Design HandwashSensor, start of the top module:
module HandwashSensor(
    input clk,
    input reset,
    input acceptLeftHandDistance,
    input [15:0] leftHandDistance,
    input acceptLeftHandGain,
    input [7:0] leftHandGain,
    input acceptRightHandDistance,
    input [15:0] rightHandDistance,
    input acceptRightHandGain,
    input [7:0] rightHandGain,
    output waterOn
);
reg [15:0] leftHandDistanceHeld;
 always@(posedge clk)  begin
     if(reset)
         leftHandDistanceHeld <= 0;
     else if(acceptLeftHandDistance)
         leftHandDistanceHeld <= leftHandDistance;
     else
         leftHandDistanceHeld <= leftHandDistanceHeld;
 end
reg [7:0] leftHandGainHeld;
 always@(posedge clk)  begin
     if(reset)
         leftHandGainHeld <= 0;
     else if(acceptLeftHandGain)
         leftHandGainHeld <= leftHandGain;
     else
         leftHandGainHeld <= leftHandGainHeld;
 end
reg [15:0] rightHandDistanceHeld;
 always@(posedge clk)  begin
     if(reset)
         rightHandDistanceHeld <= 0;
     else if(acceptRightHandDistance)
         rightHandDistanceHeld <= rightHandDistance;
     else
         rightHandDistanceHeld <= rightHandDistanceHeld;
 end
reg [7:0] rightHandGainHeld;
 always@(posedge clk)  begin
     if(reset)
         rightHandGainHeld <= 0;
     else if(acceptRightHandGain)
         rightHandGainHeld <= rightHandGain;
     else
         rightHandGainHeld <= rightHandGainHeld;
 end
wire [15:0] leftHand;
 wire [23:0] leftHandDistanceHeld_Mult_leftHandGainHeld;
 DSP48_AxB dsp_leftHandDistanceHeld_Mult_leftHandGainHeld(
     .CLK(clk),
     .A({ {9{1'b0}}, leftHandDistanceHeld}),
     .B({ {10{1'b0}}, leftHandGainHeld}),
  ...
export LEC_CHECK = 0
export ABC_AREA = 1
export CAP_MARGIN = 20
export CORE_MARGIN = 2
export CORE_UTILIZATION = 72
export CTS_CLUSTER_DIAMETER = 218
export CTS_CLUSTER_SIZE = 99
export PLACE_DENSITY = 0.86
export SLEW_MARGIN = 20
create_clock -name core_clock -period 3.33 [get_ports {clk}]
run.sh (not shown) runs the stock make flow with config.mk's settings and CLKGATE_MAP_FILE=.
The first run did not get past global routing.
Change:
--- a/flow/config.mk
+++ b/flow/config.mk
@@ -12,4 +12,5 @@
 export CTS_CLUSTER_DIAMETER = 218
 export CTS_CLUSTER_SIZE = 99
-export PLACE_DENSITY = 0.86
+export PLACE_DENSITY = 0.4
 export SLEW_MARGIN = 20
+export TNS_END_PERCENT = 5
==> flow/constraint.sdc (replaced) <==
create_clock -name core_clock -period 3.27 [get_ports {clk}]
set_input_delay 0.6540 -clock core_clock [delete_from_list [all_inputs] [get_ports {clk}]]
set_output_delay 0.6540 -clock core_clock [all_outputs]
set_load 0.01 [all_outputs]
The new run completed and failed the layout checks on setup timing.
Synthesized area stays the same.
Synthesized cell count stays the same.
Die size is unchanged.


exp/harbor:
HandwashSensor again, from the RTL that the note above started with.
Settings: LEC_CHECK=0, ABC_AREA=1, CAP_MARGIN=20, CORE_ASPECT_RATIO=0.91, CORE_MARGIN=2, CORE_UTILIZATION=72, CTS_CLUSTER_DIAMETER=381, CTS_CLUSTER_SIZE=35, MAX_ROUTING_LAYER=met4, PLACE_DENSITY_LB_ADDON=0.06, SETUP_SLACK_MARGIN=0.45, SLEW_MARGIN=20, TNS_END_PERCENT=75; clock period 5.41 ns.
> inputs changed (exp/harbor -> exp/delta)
Settings: removing ABC_AREA (formerly 1); changing CORE_UTILIZATION from 72 to 40; removing MAX_ROUTING_LAYER (formerly met4); removing PLACE_DENSITY_LB_ADDON (formerly 0.06); removing CTS_CLUSTER_SIZE (formerly 35); removing TNS_END_PERCENT (formerly 75); removing CTS_CLUSTER_DIAMETER (formerly 381); removing CORE_ASPECT_RATIO (formerly 0.91); removing SETUP_SLACK_MARGIN (formerly 0.45); changing the clock period (ns, I/O delays scaled along) from 5.41 to 7.0.
Results
exp/delta vs exp/harbor: part of the total power dissipated in combinational logic down
The routed wire length of exp/delta falls short of that of exp/harbor by 4800 um.
Count of placed standard cells including taps in exp/delta vs exp/harbor: down 273
Sort exp/delta and exp/harbor by global-route usage desc -> top: exp/harbor
[exp/delta] weighted congestion reported at the end of routability-driven placement fell 16% relative to exp/harbor
Lower sequential cell area share was reported by exp/harbor, not exp/delta.
Summary: first-pass GRT wire length, exp/delta better than exp/harbor
Going from exp/harbor to exp/delta, clock power shrank by more than a quarter.
Cmp exp/delta and exp/harbor / logic depth of the worst register-to-register path / higher: exp/harbor
exp/delta reports a higher clock period minus worst slack than exp/harbor does.
Power | exp/delta below exp/harbor
Edits applied to the flow inputs when going from exp/delta to exp/tundra:
Settings: CORE_MARGIN changed from 2 to 8; CORE_ASPECT_RATIO newly set to 0.5; TNS_END_PERCENT newly set to 15.
--- outcome ---
On total chip power, exp/tundra does better than exp/delta.
Relative to exp/delta, the count of inserted tapcells measured on exp/tundra has increased by a few percent.
Between exp/delta and exp/tundra, the area overhead of the layout relative to synthesis does not differ in any meaningful way.
Going from exp/delta to exp/tundra, combinational power essentially unchanged, post-layout minimum cycle time now sits higher.


Setup of lagoon:
Starting RTL as in the previous note.
clock: 4.56 ns
lec_check: 0
abc_area: 0
cap_margin: 20
core_margin: 4
core_utilization: 54
cts_cluster_diameter: 25
gpl_timing_driven: 0
max_routing_layer: met5
place_density: 0.56
slew_margin: 30
tns_end_percent: 35
To summarise lagoon: no stage aborted, but the layout did not pass its checks, failing on setup timing.
Input-level comparison between violet and lagoon:
# lagoon
export LEC_CHECK = 0
export ABC_AREA = 0
export CAP_MARGIN = 20
export CORE_MARGIN = 4
export CORE_UTILIZATION = 54
export CTS_CLUSTER_DIAMETER = 25
export GPL_TIMING_DRIVEN = 0
export MAX_ROUTING_LAYER = met5
export PLACE_DENSITY = 0.56
export SLEW_MARGIN = 30
export TNS_END_PERCENT = 35
create_clock -name core_clock -period 4.56 [get_ports {clk}]
# violet
export LEC_CHECK = 0
export CAP_MARGIN = 20
export CORE_ASPECT_RATIO = 0.5
export CORE_MARGIN = 8
export CORE_UTILIZATION = 67
export SLEW_MARGIN = 20
export TNS_END_PERCENT = 15
create_clock -name core_clock -period 7.0 [get_ports {clk}]
- violet ended with every stage complete and zero timing, DRC or antenna violations.
- Setup slack in violet is larger than in lagoon.
- From lagoon to violet the numbers moved as follows: number of hold buffers added after CTS flat; clock power shows a reduction of 31%; flop-to-flop setup slack climbed 1920 ps.
- Of violet and lagoon, the higher final cell count belongs to lagoon.
- In the reports for violet and lagoon, the smaller data arrival at the endpoint of the critical path belongs to lagoon.
- | overall power | lower: violet |
- violet vs lagoon: delay of the slowest cell on the worst path up
- In violet relative to lagoon, weighted congestion reported at the end of routability-driven placement had gone down slightly.
Input changes introduced in juniper (baseline for comparison: violet):
# violet
export LEC_CHECK = 0
export CAP_MARGIN = 20
export CORE_ASPECT_RATIO = 0.5
export CORE_MARGIN = 8
export CORE_UTILIZATION = 67
export SLEW_MARGIN = 20
export TNS_END_PERCENT = 15
create_clock -name core_clock -period 7.0 [get_ports {clk}]
# juniper
export LEC_CHECK = 0
export ABC_AREA = 1
export CAP_MARGIN = 20
export CORE_ASPECT_RATIO = 0.5
export CORE_MARGIN = 8
export CORE_UTILIZATION = 40
export CTS_CLUSTER_DIAMETER = 224
export CTS_CLUSTER_SIZE = 100
export SLEW_MARGIN = 20
export TNS_END_PERCENT = 15
create_clock -name core_clock -period 7.0 [get_ports {clk}]
- In juniper, the insertion delay at the late pin of the worst-skew pair came out 20 ps above the value in violet.
- Against violet, met3 wire length in juniper fell by more than a quarter.
- juniper ended up with a higher switching power total than violet did.
- Last weighted congestion value of the routability-driven placer essentially unchanged between juniper and violet.
diff inputs: juniper => yarrow
# juniper
export LEC_CHECK = 0
export ABC_AREA = 1
export CAP_MARGIN = 20
export CORE_ASPECT_RATIO = 0.5
export CORE_MARGIN = 8
export CORE_UTILIZATION = 40
export CTS_CLUSTER_DIAMETER = 224
export CTS_CLUSTER_SIZE = 100
export SLEW_MARGIN = 20
export TNS_END_PERCENT = 15
create_clock -name core_clock -period 7.0 [get_ports {clk}]
# yarrow
export LEC_CHECK = 0
export CAP_MARGIN = 40
export CORE_MARGIN = 10
export CORE_UTILIZATION = 40
export GPL_ROUTABILITY_DRIVEN = 0
export HOLD_SLACK_MARGIN = 0.29
export PLACE_DENSITY = 0.53
export SETUP_SLACK_MARGIN = 1.5
export SLEW_MARGIN = 20
create_clock -name core_clock -period 7.0 [get_ports {clk}]
Notes after the runs:
yarrow reached the final stage; the timing, DRC and antenna checks on its layout passed.
juniper → yarrow: filler cell count in the final layout fell by 404; worst hold slack across all endpoints dropped 39 ps.
yarrow: floorplan core area 8.2% below juniper
--- input diff yarrow..raven ---
# yarrow
export LEC_CHECK = 0
export CAP_MARGIN = 40
export CORE_MARGIN = 10
export CORE_UTILIZATION = 40
export GPL_ROUTABILITY_DRIVEN = 0
export HOLD_SLACK_MARGIN = 0.29
export PLACE_DENSITY = 0.53
export SETUP_SLACK_MARGIN = 1.5
export SLEW_MARGIN = 20
create_clock -name core_clock -period 7.0 [get_ports {clk}]
# raven
export LEC_CHECK = 0
export CAP_MARGIN = 20
export CELL_PAD_IN_SITES_DETAIL_PLACEMENT = 1
export CORE_ASPECT_RATIO = 1.6
export CORE_MARGIN = 2
export CORE_UTILIZATION = 40
export SLEW_MARGIN = 20
create_clock -name core_clock -period 7.0 [get_ports {clk}]
Results
Via count of the first global-routing pass ends up lower on yarrow.
The achievable clock frequency in raven sits 0.93 MHz above the value recorded for yarrow.
Post-detailed-routing wire length deteriorates in raven relative to yarrow.
Minimum period implied by the final worst setup slack on raven is down relative to yarrow.
[compare] base=yarrow new=raven: worst-case setup slack after placement lost 93 ps; logic depth of the worst setup path including buffers neither gained nor lost much; utilization lost 0.42 points.
raven: full flow OK, the timing, DRC and antenna checks passed
Relative to raven, the following input files were edited for ember:
# raven
export LEC_CHECK = 0
export CAP_MARGIN = 20
export CELL_PAD_IN_SITES_DETAIL_PLACEMENT = 1
export CORE_ASPECT_RATIO = 1.6
export CORE_MARGIN = 2
export CORE_UTILIZATION = 40
export SLEW_MARGIN = 20
create_clock -name core_clock -period 7.0 [get_ports {clk}]
# ember
export LEC_CHECK = 0
export CAP_MARGIN = 20
export CORE_MARGIN = 10
export CORE_UTILIZATION = 40
export HOLD_SLACK_MARGIN = 0.29
export PLACE_DENSITY = 0.53
export SLEW_MARGIN = 20
create_clock -name core_clock -period 7.0 [get_ports {clk}]
--- outcome ---
- Both conditions hold for ember: the flow ran to the end and the final layout passed the timing, DRC and antenna checks.
- Taking raven as the reference, in ember final cell count without fillers shows a reduction of 13, setup slack now sits at about the same level, number of gates on the worst path with buffers counted held, total non-filler cell area in the finished layout level, global-route wire length before repair shrank by 9.5%.
- From raven to ember the numbers moved as follows: number of gates given a new drive strength after cts closely matched the old numbers, count of clock-buffer cells in the layout decreased by 1 relative to the old numbers, met3 track demand over resource in global routing decreased by 0.18 points relative to the old numbers, power dissipated in combinational cells decreased by about 4% relative to the old numbers.
Power is estimated from default activity; no workload was simulated.
